## acc_cpu
module acc_cpu(
	input clk,
	input rst,
	output [7:0] imem_addr,
	input [15:0] imem_rdata,
	output reg dmem_req,
	output reg dmem_we,
	output reg [7:0] dmem_addr,
	output [7:0] dmem_wdata,
	input dmem_ack,
	input [7:0] dmem_rdata,
	input [7:0] in_data,
	input in_valid,
	output in_ready,
	output [7:0] out_data,
	output out_valid,
	input out_ready,
	output halted,
	output [7:0] acc,
	output flag_c,
	output flag_z,
	output flag_v
);
parameter S_F0 = 4'd0;    
parameter S_F1 = 4'd1;    
parameter S_DEC = 4'd2;   
parameter S_IND = 4'd3;   
parameter S_MEM = 4'd4;   
parameter S_EX = 4'd5;    
parameter S_ST = 4'd6;    
parameter S_MUL = 4'd7;   
parameter S_DIV = 4'd8;   
parameter S_DIVW = 4'd9;  
parameter S_IN = 4'd10;   
parameter S_OUT = 4'd11;  
parameter S_NX = 4'd12;   
parameter S_HLT = 4'd13;  
reg [3:0] state;
reg [7:0] pc, npc;
reg [15:0] ir;
reg [7:0] ACC;
reg C, Z, V;
reg [7:0] mdata;
reg [7:0] JSRaddrReg;
reg [7:0] InteruptAdrReg;
reg [3:0] HVPIReg;
reg [7:0] MULreg, MULreg2;
reg [7:0] DIVreg;
reg ev_ov, ev_bi, ev_ba;
wire [4:0] op = ir[15:11];
wire [2:0] mode = ir[10:8];
wire [7:0] imm = ir[7:0];
wire is_alu = (op[4:3] == 2'b00);
wire is_ld = (op == 5'b01000);
wire is_st = (op == 5'b01001);
wire is_shl = (op == 5'b01010);
wire is_shr = (op == 5'b01011);
wire is_in = (op == 5'b01100);
wire is_out = (op == 5'b01101);
wire is_hlt = (op == 5'b01110);
wire is_hv = (op == 5'b01111);
wire is_mul = (op == 5'b11000);
wire is_div = (op == 5'b11001);
wire is_br = (op == 5'b11010);
wire is_bz = (op == 5'b11011);
wire is_jsr = (op == 5'b11100);
wire is_rts = (op == 5'b11101);
wire is_rti = (op == 5'b11110);
wire is_bad = (op[4:3] == 2'b10) || (op == 5'b11111);
wire bad_mode = (is_alu || is_ld) && (mode > 3'd2);
reg [7:0] alu_b;
reg [2:0] alu_ctl;
wire [7:0] alu_out;
wire alu_c, alu_v, alu_z;
n_bit_alu ALU(ACC, alu_b, alu_ctl, alu_out, alu_c, alu_v, alu_z);
always @(*) begin
	alu_b = (mode == 3'd0) ? imm : mdata;
  ...
Size in the first run: ~120 flip-flops, ~7200 sq um of cells after synthesis.
Settings: LEC_CHECK=0, ABC_AREA=1, CAP_MARGIN=0, CORE_MARGIN=2, CORE_UTILIZATION=72, CTS_CLUSTER_DIAMETER=277, CTS_CLUSTER_SIZE=37, PLACE_DENSITY=0.6, SETUP_SLACK_MARGIN=0.29, SLEW_MARGIN=20; clock period 1.76 ns.
run.sh (not shown) runs the stock make flow with config.mk's settings and CLKGATE_MAP_FILE=.
The first run never finished: it broke off in detailed placement.
Then changed:
- ABC_AREA: 1 -> not set
- CAP_MARGIN: 0 -> 20
- CTS_CLUSTER_DIAMETER: 277 -> not set
- CTS_CLUSTER_SIZE: 37 -> not set
- PLACE_DENSITY: 0.6 -> 0.79
- SETUP_SLACK_MARGIN: 0.29 -> not set
- clock period: 1.76 -> 4.84 ns (I/O delays scaled with it)
Result:
- The changed run finished but fails on negative setup slack
- die size is higher by 3.7%
- synthesized cell count is lower by 13%
- area after synthesis is higher by 3.8%
Then changed:
- ABC_AREA: not set -> 1
- CORE_UTILIZATION: 72 -> 40
- GPL_TIMING_DRIVEN: not set -> 0
- PLACE_DENSITY: 0.79 -> 0.6
- clock period: 4.84 -> 7.0 ns (I/O delays scaled with it)
Effect:
- This time the run ran to the end with no violations
- via count shrinks by 7.8%
- synthesized area shrinks by 3.7%
- final area shrinks by 1.4%
- combinational power grows by about 2%
- critical path depth grows by 6
- wire length shrinks by 9.5%
- count of clock-buffer cells in the layout shrinks by 1
- power shrinks by about 27%
- worst hold slack gets worse by 0.039 ns
- clock power shrinks by 33%
- non-clock buffer count grows by 20
Then changed:
- CORE_UTILIZATION: 40 -> 70
- PLACE_DENSITY: 0.6 -> 0.36
- TNS_END_PERCENT: not set -> 65
The new run went through all stages and came out clean.
Final area is lower by 0.62%.
Cell count drops by 6.6%.
Clock-buffer cell count is higher by 3.
Synthesized cell count is unchanged.
Critical path depth fell by 3.
Clock skew rises by 0.0031 ns.
Routed wire length goes up by 12%.
Then changed:
- ABC_AREA: 1 -> not set
- CORE_ASPECT_RATIO: not set -> 0.5
- CORE_UTILIZATION: 70 -> 58
- CTS_CLUSTER_DIAMETER: not set -> 204
- CTS_CLUSTER_SIZE: not set -> 99
- GPL_TIMING_DRIVEN: 0 -> not set
- PLACE_DENSITY: 0.36 -> 0.6
- TNS_END_PERCENT: 65 -> 10
Effect: Final area decreases by about 1%; wire length decreases by about 16%; sequential cell count does not change; setup slack gets better by 0.045 ns; synthesized cell count falls by 13%; global-route usage is lower by 15 points; core utilization is lower by 20 points; critical path depth is lower by 4; worst hold slack gains 0.0080 ns; final cell count falls by 14%; sequential share of layout area came out higher by 0.30 points.

========
acc_cpu again, from the RTL that the note above started with.
Settings: LEC_CHECK=0, ABC_AREA=1, CAP_MARGIN=40, CORE_ASPECT_RATIO=1.4, CORE_MARGIN=2, CORE_UTILIZATION=72, CTS_CLUSTER_DIAMETER=374, CTS_CLUSTER_SIZE=93, PLACE_DENSITY=0.6, SLEW_MARGIN=20; clock period 2.41 ns.
The starting point aborted during clock tree synthesis (4_1_cts) on DPL-0033.
==> next run, changes <==
ABC_AREA = default   (was 1)
CAP_MARGIN = 20   (was 40)
CORE_ASPECT_RATIO = default   (was 1.4)
CORE_UTILIZATION = 40   (was 72)
CTS_CLUSTER_DIAMETER = default   (was 374)
CTS_CLUSTER_SIZE = default   (was 93)
clock period = 5.98 ns   (was 2.41 ns; I/O delays follow)
=> This time the run ran to the end with no violations. Synthesized cell count decreases by 13%. Area after synthesis increases by 3.8%. Die area increases by 83%.
==> next run, changes <==
CORE_UTILIZATION = 58   (was 40)
Result: The new run finished with timing, DRC and antenna clean. Die size shrinks by about 30%. Cell count shrinks by about 5%. Wire length grows by about 1.1%.
Power is estimated from default activity; no workload was simulated.
